== run 1 ==
// i2c_top
module i2c_top(
input clk, rst, newd, op, stretch,
input [6:0] addr,
input [7:0] din,
output [7:0] dout,
output busy,ack_err,
output done,
output sda, scl
);
export LEC_CHECK = 0
export CAP_MARGIN = 0
export CORE_MARGIN = 2
export CORE_UTILIZATION = 72
export CTS_CLUSTER_DIAMETER = 378
export CTS_CLUSTER_SIZE = 13
export PLACE_DENSITY = 0.64
export SETUP_SLACK_MARGIN = 0.38
export SLEW_MARGIN = 20
create_clock -name core_clock -period 2.87 [get_ports {clk}]
run.sh (not shown) runs the stock make flow with config.mk's settings and CLKGATE_MAP_FILE=.
What run 2 does differently from run 1 at the input level:
Settings: clearing SETUP_SLACK_MARGIN, which used to be 0.38; clearing CTS_CLUSTER_SIZE, which used to be 13; swapping 72 for 40 in CORE_UTILIZATION; clearing CTS_CLUSTER_DIAMETER, which used to be 378; clearing PLACE_DENSITY, which used to be 0.64; swapping 0 for 20 in CAP_MARGIN; swapping 2.87 for 10.0 in the clock period (ns, I/O delays scaled along).
Results
| number of unique standard cell types used by synthesis | run 2 vs run 1 | ≈ equal |
[compare] base=run 1 new=run 2: clock-buffer cell count grew by 12, met3 routing resource usage after global routing shrank by 7.8 points, final net count shrank by 406.
The final worst slack reported for run 2 is greater than that of run 1 by 4750 ps.
Comparing run 1 and run 2, number of instances in the placed design is higher on run 2.
The pre-CTS setup slack of run 2 was superior to that of run 1.
The core of run 2 is less densely filled than that of run 1.
Re clock tree skew after final layout: run 2 is 4.9 ps up on run 1.
Row biggest cell delay along the critical path: run 2 higher / run 1 lower
Run 2 reports its critical path's slowest cell as sky130_fd_sc_hd__o21ai_0 while run 1 reports sky130_fd_sc_hd__mux4_2.
Synthesis-stage register bit count: run 2 vs run 1 identical
Changes in run 3 relative to run 2:
Settings: CORE_UTILIZATION: 40 -> 15; the clock period (ns, I/O delays scaled along): 10.0 -> 5.16.
## What came out
No run among run 3 and run 2 stopped early or left any final violation; all are clean.
Run 3 vs run 2 — met2 wire length rose 5600 um.
Re total number of cells along the worst setup path: run 3 is 1 up on run 2.
The total of clock buffers placed in the layout number comes out higher for run 3 vs run 2.
Compared with run 2, in run 3 summed area of non-filler cells in the final layout now sits higher, global-route usage now sits lower, overall routed net length now sits higher, routability congestion estimate from global placement now sits higher.
Edits applied to the flow inputs when going from run 3 to run 4:
Settings: changing CORE_UTILIZATION from 15 to 40; setting ABC_AREA to 1 for the first time; setting MAX_ROUTING_LAYER to met4 for the first time; changing the clock period (ns, I/O delays scaled along) from 5.16 to 10.0.
- Tightest hold margin essentially unchanged between run 3 and run 4.
- Changes observed in run 4 relative to run 3: mean number of vias per cell saw an increase; sequential cell area fraction in the yosys report lower; core utilization went up 26 points; power lost 47%; area growth from synthesis to layout dropped 9.5 points.
- Looking at tally of unique sky130hd cells used after synthesis, run 4 sits about 40% lower than run 3 does.
- On met2 usage in global routing: between run 4 and run 3, it ends up lower for run 3.
- Cell count: run 4 lower than run 3
- Number of tap instances in run 4 is 62% below run 3.
- Run 4 ended with less portion of total power attributed to sequential cells than run 3.
> inputs changed (run 4 -> run 5)
Settings: ABC_AREA no longer set, was 1; MAX_ROUTING_LAYER no longer set, was met4; SETUP_SLACK_MARGIN now 0.0, previously not set; the clock period (ns, I/O delays scaled along) now 5.16, was 10.0.
- Comparing run 5 and run 4, combinational power share is higher on run 4.
- Compared with run 4, run 5 is the more power-hungry design.
- Run 5 vs run 4 — hold slack rose 7.5 ps.
- Run 5 against run 4: maximum cell stage delay along the critical path has increased, global-route track usage on met3 climbed 2.2 points, total non-filler cell area in the finished layout was more or less identical.


job 7697:
Starting RTL as in the previous note.
make LEC_CHECK=0 ABC_AREA=1 CAP_MARGIN=20 CELL_PAD_IN_SITES_DETAIL_PLACEMENT=2 CORE_MARGIN=2 CORE_UTILIZATION=46 CTS_CLUSTER_SIZE=29 GPL_ROUTABILITY_DRIVEN=0 GPL_TIMING_DRIVEN=0 HOLD_SLACK_MARGIN=0.29 MIN_ROUTING_LAYER=met1 SLEW_MARGIN=20 TNS_END_PERCENT=55 finish   # period 6.8 ns
Job 7697 did not finish; a tool error ended it in 4_1_cts.
Input changes introduced in job 7229 (baseline for comparison: job 7697):
- MIN_ROUTING_LAYER removed (was met1)
- CELL_PAD_IN_SITES_DETAIL_PLACEMENT removed (was 2)
- GPL_ROUTABILITY_DRIVEN removed (was 0)
- ABC_AREA removed (was 1)
- CORE_UTILIZATION changed from 46 to 22
- CTS_CLUSTER_SIZE removed (was 29)
- GPL_TIMING_DRIVEN removed (was 0)
- TNS_END_PERCENT removed (was 55)
- the clock period (ns, I/O delays scaled along) changed from 6.8 to 10.0
Results
- Job 7697 and job 7229: one clean run, job 7229; the rest did not finish clean.
- Job 7697 did not finish: a tool error stopped it during 4_1_cts.
- As far as arithmetic-cell share of the synthesized area counting full adders, half adders and majority gates is concerned, job 7229 and job 7697 perform about the same.
- Looking at average instance area after synthesis, job 7229 sits 45% above job 7697.
- Compared with job 7697, in job 7229 Yosys chip area shows a reduction of 1300 um^2; post-synthesis mux area share shows an increase of 8.3 points; post-synthesis cell count went down 33%.
Input-level comparison between job 6998 and job 7229:
- clearing HOLD_SLACK_MARGIN, which used to be 0.29
- swapping 22 for 40 in CORE_UTILIZATION
- swapping 10.0 for 5.16 in the clock period (ns, I/O delays scaled along)
Notes after the runs:
- Job 7229 and job 6998 all finish clean.
- Between job 7229 and job 6998, total power consumption of the routed design is lower for job 7229, job 6998 comes in above that.
- Critical path's slowest cell = sky130_fd_sc_hd__o21ai_0: job 7229; critical path's slowest cell = sky130_fd_sc_hd__nor4bb_1: job 6998
- Diff job 7229 -> job 6998: clock buffer count in the final layout increased by 24 relative to the old numbers, worst setup slack decreased by 3410 ps relative to the old numbers.
The following lists how job 2095 was set up differently from job 6998:
- changing CORE_UTILIZATION from 40 to 71
- changing the clock period (ns, I/O delays scaled along) from 5.16 to 5.14
==> comparison <==
- Job 6998 has higher wire length on met1 than job 2095.
- Changes observed in job 2095 relative to job 6998: utilization moved up, layout overhead on the synthesized area went down.


i2c_top again, from the RTL that the note above started with.
Settings: LEC_CHECK=0, CAP_MARGIN=20, CORE_MARGIN=2, CORE_UTILIZATION=57, CTS_CLUSTER_SIZE=97, SLEW_MARGIN=20; clock period 8.96 ns.
The first run finished with timing, DRC and antenna clean.
Then changed:
CAP_MARGIN = 35   (was 20)
CORE_UTILIZATION = 72   (was 57)
CTS_CLUSTER_SIZE = unset   (was 97)
SETUP_SLACK_MARGIN = 0.31   (was unset)
clock period = 3.15 ns   (was 8.96 ns; I/O delays follow)
Result: Non-clock buffer count grows by 349. Power grows to 2.8 times its value. Global-route usage grows by 9.1 points.
Then changed:
CAP_MARGIN = 20   (was 35)
CORE_UTILIZATION = 70   (was 72)
CTS_CLUSTER_SIZE = 13   (was unset)
SETUP_SLACK_MARGIN = unset   (was 0.31)
clock period = 2.87 ns   (was 3.15 ns; I/O delays follow)
Outcome: With this change the flow ran to the end with violations: setup timing; global-route usage fell by 1.6 points; clock skew rose by 5.4 ps; via count fell by 0.37%.
Then changed:
CORE_UTILIZATION = 72   (was 70)
CTS_CLUSTER_SIZE = 15   (was 13)
SETUP_SLACK_MARGIN = 0.4   (was unset)
Outcome: With this change the flow ran to the end with no violations; final cell count barely changes; power came out higher by a few percent; global-route usage came out higher by 2.3 points; cell area came out higher slightly; clock power came out higher by a little under a tenth; worst setup slack is better by 240 ps; combinational power stays flat.


Starting RTL as in the previous note.
Design i2c_top, start of the top module:
module i2c_top(
input clk, rst, newd, op, stretch,
input [6:0] addr,
input [7:0] din,
output [7:0] dout,
output busy,ack_err,
output done,
output sda, scl
);
make LEC_CHECK=0 ABC_AREA=1 CAP_MARGIN=20 CORE_MARGIN=2 CORE_UTILIZATION=72 SETUP_SLACK_MARGIN=0.45 SLEW_MARGIN=20 finish   # period 2.87 ns
The starting point completed with no timing, DRC or antenna violations.
Rerun with:
--- a/flow/config.mk
+++ b/flow/config.mk
@@ -10,4 +10,4 @@
 export CORE_MARGIN = 2
-export CORE_UTILIZATION = 72
-export SETUP_SLACK_MARGIN = 0.45
+export CORE_UTILIZATION = 70
+export CTS_CLUSTER_DIAMETER = 222
 export SLEW_MARGIN = 20
==> flow/constraint.sdc (replaced) <==
create_clock -name core_clock -period 6.72 [get_ports {clk}]
set_input_delay 1.3440 -clock core_clock [delete_from_list [all_inputs] [get_ports {clk}]]
set_output_delay 1.3440 -clock core_clock [all_outputs]
set_load 0.01 [all_outputs]
After rerunning: The new run ran to the end with no violations. Via count is lower by 4.4%. Power came out lower by 58%. Non-clock buffer count drops by 233. Routed wire length drops by 5.7%. Clock power goes down by 58%. Global-route usage fell by 2.2 points. Synthesized cell count stays the same. First-iteration DRC count is lower by 23%. Core utilization fell by 5.2 points.
Rerun with:
--- a/flow/config.mk
+++ b/flow/config.mk
@@ -7,3 +7,2 @@
 export LEC_CHECK = 0
-export ABC_AREA = 1
 export CAP_MARGIN = 20
@@ -11,3 +10,4 @@
 export CORE_UTILIZATION = 70
-export CTS_CLUSTER_DIAMETER = 222
+export CTS_CLUSTER_DIAMETER = 349
+export CTS_CLUSTER_SIZE = 25
 export SLEW_MARGIN = 20
==> flow/constraint.sdc (replaced) <==
create_clock -name core_clock -period 6.38 [get_ports {clk}]
set_input_delay 1.2760 -clock core_clock [delete_from_list [all_inputs] [get_ports {clk}]]
set_output_delay 1.2760 -clock core_clock [all_outputs]
set_load 0.01 [all_outputs]
Effect:
- sequential share of layout area climbs by 2.9 points
- wire length rises by 13%
- count of clock-buffer cells in the layout shrinks by 58
- synthesized cell count is lower by 33%
- die area came out lower by 2.3%
- total power fell by 16%
- cell area shrinks by 4.8%
- clock power shrinks by 39%
- hold slack barely changes
- critical path depth drops by 7
- area after synthesis decreases by 2.3%
Rerun with:
--- a/flow/config.mk
+++ b/flow/config.mk
@@ -12,2 +12,4 @@
 export CTS_CLUSTER_SIZE = 25
+export PLACE_DENSITY = 0.64
+export SETUP_SLACK_MARGIN = 1.22
 export SLEW_MARGIN = 20
==> flow/constraint.sdc (replaced) <==
create_clock -name core_clock -period 4.38 [get_ports {clk}]
set_input_delay 0.8760 -clock core_clock [delete_from_list [all_inputs] [get_ports {clk}]]
set_output_delay 0.8760 -clock core_clock [all_outputs]
set_load 0.01 [all_outputs]
The changed run went through all stages and came out clean.
Total power is higher by well over a third.
Worst setup slack got worse by 780 ps.
Count of clock-buffer cells in the layout goes down by 13.
Critical path depth increases by 1.
Global-route usage rises by 0.17 points.
Synthesized cell count does not change.
Final area goes up by a few percent.
Via count rose slightly.


== before ==
Starting RTL as in the previous note.
clock: 5.14 ns
lec_check: 0
cap_margin: 20
core_margin: 2
core_utilization: 70
cts_cluster_diameter: 349
cts_cluster_size: 25
max_routing_layer: met4
place_density: 0.64
slew_margin: 20
Here is what was changed in the inputs of after compared with before.
# before
export LEC_CHECK = 0
export CAP_MARGIN = 20
export CORE_MARGIN = 2
export CORE_UTILIZATION = 70
export CTS_CLUSTER_DIAMETER = 349
export CTS_CLUSTER_SIZE = 25
export MAX_ROUTING_LAYER = met4
export PLACE_DENSITY = 0.64
export SLEW_MARGIN = 20
create_clock -name core_clock -period 5.14 [get_ports {clk}]
# after
export LEC_CHECK = 0
export CAP_MARGIN = 20
export CORE_MARGIN = 2
export CORE_UTILIZATION = 70
export CTS_CLUSTER_DIAMETER = 349
export CTS_CLUSTER_SIZE = 25
export SETUP_SLACK_MARGIN = -0.44
export SLEW_MARGIN = 20
create_clock -name core_clock -period 4.4 [get_ports {clk}]
==> results <==
All-layer global routing usage: after vs before down 0.66 points
Run comparison: before timing endpoint of the critical path slave.dout[1]; after timing endpoint of the critical path slave.dout[7]
Lower post-route non-filler standard cell count among after and before: before
Compared with before, after is hungrier on power.
In the tables for after and before, worst clock skew reads lower with before.
Where final instance area is concerned, before is better than after.
Summary — sequential share of layout area, after relative to before: lower, by 0.33 points.
In the metrics for after and before, the one carrying the lower register-to-register slack is after.


Starting RTL as in the previous note.
clock: 2.94 ns
lec_check: 0
cap_margin: 20
core_margin: 2
core_utilization: 72
cts_cluster_diameter: 357
cts_cluster_size: 14
place_density_lb_addon: 0.02
setup_slack_margin: 0.86
slew_margin: 20
The baseline produced a layout that fails on setup timing.
==> next run, changes <==
CORE_ASPECT_RATIO = 0.71   (was not set)
PLACE_DENSITY = 0.35   (was not set)
PLACE_DENSITY_LB_ADDON = not set   (was 0.02)
TNS_END_PERCENT = 5   (was not set)
clock period = 2.89 ns   (was 2.94 ns; I/O delays follow)
What happened: With this change the flow finished with timing, DRC and antenna clean. Fmax rose by roughly a tenth. Clock-buffer cell count rose by 11. Flip-flop count is unchanged. Final area rose slightly. Routed wire length rose slightly. Worst hold slack gets worse by 0.060 ns. Area after synthesis is unchanged. Cell count rose slightly. First-iteration DRC count fell by a few percent. Worst setup slack gets better by 0.29 ns.


== onyx ==
Starting RTL as in the previous note.
make LEC_CHECK=0 ABC_AREA=1 CAP_MARGIN=30 CELL_PAD_IN_SITES_DETAIL_PLACEMENT=1 CORE_ASPECT_RATIO=0.78 CORE_MARGIN=10 CORE_UTILIZATION=43 CTS_CLUSTER_SIZE=23 GPL_ROUTABILITY_DRIVEN=0 GPL_TIMING_DRIVEN=0 MAX_ROUTING_LAYER=met4 MIN_ROUTING_LAYER=met1 PLACE_DENSITY_LB_ADDON=0.14 SETUP_SLACK_MARGIN=1.06 SLEW_MARGIN=5 finish   # period 9.22 ns
onyx: full flow OK, the timing, design-rule and antenna checks passed
Edits applied to the flow inputs when going from onyx to garnet:
--- a/flow/config.mk
+++ b/flow/config.mk
@@ -12 +12 @@
-export CORE_MARGIN = 10
+export CORE_MARGIN = 5
@@ -18 +18 @@
-export MIN_ROUTING_LAYER = met1
+export MIN_ROUTING_LAYER = met2
@@ -21 +21 @@
-export SLEW_MARGIN = 5
+export SLEW_MARGIN = 30
[summary]
garnet is listed as incomplete: the tool reported an error in 5_1_grt and the run ended there.
Taking onyx as the reference, in garnet number of core rows held steady; y dimension of the die shrank by about 3%; worst slack after detailed placement shrank by 0.0039 ns; post-placement cell area held steady; placed wire-length estimate shrank by 730 um.
X dimension of the die, garnet vs onyx: down by a few percent
Re synthesized chip area reported by yosys: no difference whatsoever between garnet and onyx.
| cell total after placement | garnet vs onyx | ≈ equal |
Combined area of all synthesized cells of garnet is on par with onyx.
Die size: garnet is under onyx
The following lists how pepper was set up differently from garnet:
==> flow/config.mk <==
export PLATFORM = sky130hd
export DESIGN_NAME = i2c_top
export DESIGN_NICKNAME = i2c_top
export VERILOG_FILES = /design/flow/design.v
export SDC_FILE = /design/flow/constraint.sdc
export NUM_CORES = 4
export LEC_CHECK = 0
export CAP_MARGIN = 20
export CELL_PAD_IN_SITES_DETAIL_PLACEMENT = 2
export CORE_MARGIN = 2
export CORE_UTILIZATION = 46
export GPL_TIMING_DRIVEN = 0
export HOLD_SLACK_MARGIN = 0.29
export MIN_ROUTING_LAYER = met2
export SLEW_MARGIN = 20
==> flow/constraint.sdc <==
create_clock -name core_clock -period 6.87 [get_ports {clk}]
set_input_delay 1.3740 -clock core_clock [delete_from_list [all_inputs] [get_ports {clk}]]
set_output_delay 1.3740 -clock core_clock [all_outputs]
set_load 0.01 [all_outputs]
## What came out
- pepper got as far as 5_1_grt, where a tool error ended the run.
- Total cells reported by yosys after synthesis of pepper falls short of that of garnet by more than a quarter.
- Compared with garnet, pepper shows cell total after placement that has gone down by more than a quarter.
- Of pepper and garnet, garnet shows the higher die size, with pepper below it.
- Taking garnet as the reference, in pepper setup slack after placement moved down, post-synthesis compound-gate area fraction moved up.
diff inputs: pepper => nickel
--- a/flow/config.mk
+++ b/flow/config.mk
@@ -7,0 +8 @@
+export ABC_AREA = 1
@@ -11 +12,3 @@
-export CORE_UTILIZATION = 46
+export CORE_UTILIZATION = 66
+export CTS_CLUSTER_SIZE = 29
+export GPL_ROUTABILITY_DRIVEN = 0
@@ -15,0 +19 @@
+export TNS_END_PERCENT = 55
==> flow/constraint.sdc <==
create_clock -name core_clock -period 6.8 [get_ports {clk}]
set_input_delay 1.3600 -clock core_clock [delete_from_list [all_inputs] [get_ports {clk}]]
set_output_delay 1.3600 -clock core_clock [all_outputs]
set_load 0.01 [all_outputs]
==> comparison <==
The flow ended early for nickel: it failed with a tool error in 3_5_place_dp.
pepper did not finish; the tool stopped in 5_1_grt with error GRT-0116.
nickel — cell total in the yosys stat output 2207 higher, pepper as reference
On post-synthesis share of cell area spent on and-or and or-and gates, the higher figure sits with pepper, not nickel.
Taking nickel as 1.0, pepper lands at 1.5 on per-instance average area after synthesis.
Share of synthesized area occupied by flip-flops and latches, nickel and pepper: larger value in pepper
Looking at nickel and pepper, the arithmetic-cell share of the synthesized area counting full adders, half adders and majority gates is a wash.
nickel vs. pepper: xor and xnor area share after synthesis went down by 0.52 points.
Here is what was changed in the inputs of juniper compared with nickel.
--- a/flow/config.mk
+++ b/flow/config.mk
@@ -17 +17 @@
-export MIN_ROUTING_LAYER = met2
+export MIN_ROUTING_LAYER = met1
Count of input and output buffers: juniper vs nickel identical. Count of pins on the block boundary across nickel and juniper: no real change. In terms of number of placement rows, juniper and nickel differ only marginally. Comparing nickel against juniper, there is no change at all in share of synthesized cell area in and, or, nand and nor gates. Number of flops mapped to enable cells by yosys: nickel vs juniper, no meaningful difference. Re adder-cell share of the synthesized area: no difference whatsoever between juniper and nickel. juniper: it failed with a tool error in 3_5_place_dp, so there are no final results. Diff nickel..juniper | xor-xnor portion of the synthesized cell area | unchanged. Reported for nickel and juniper, post-synthesis net count turned out identical to the last digit.
No activity file was given, so power comes from the tool's default toggle rates.
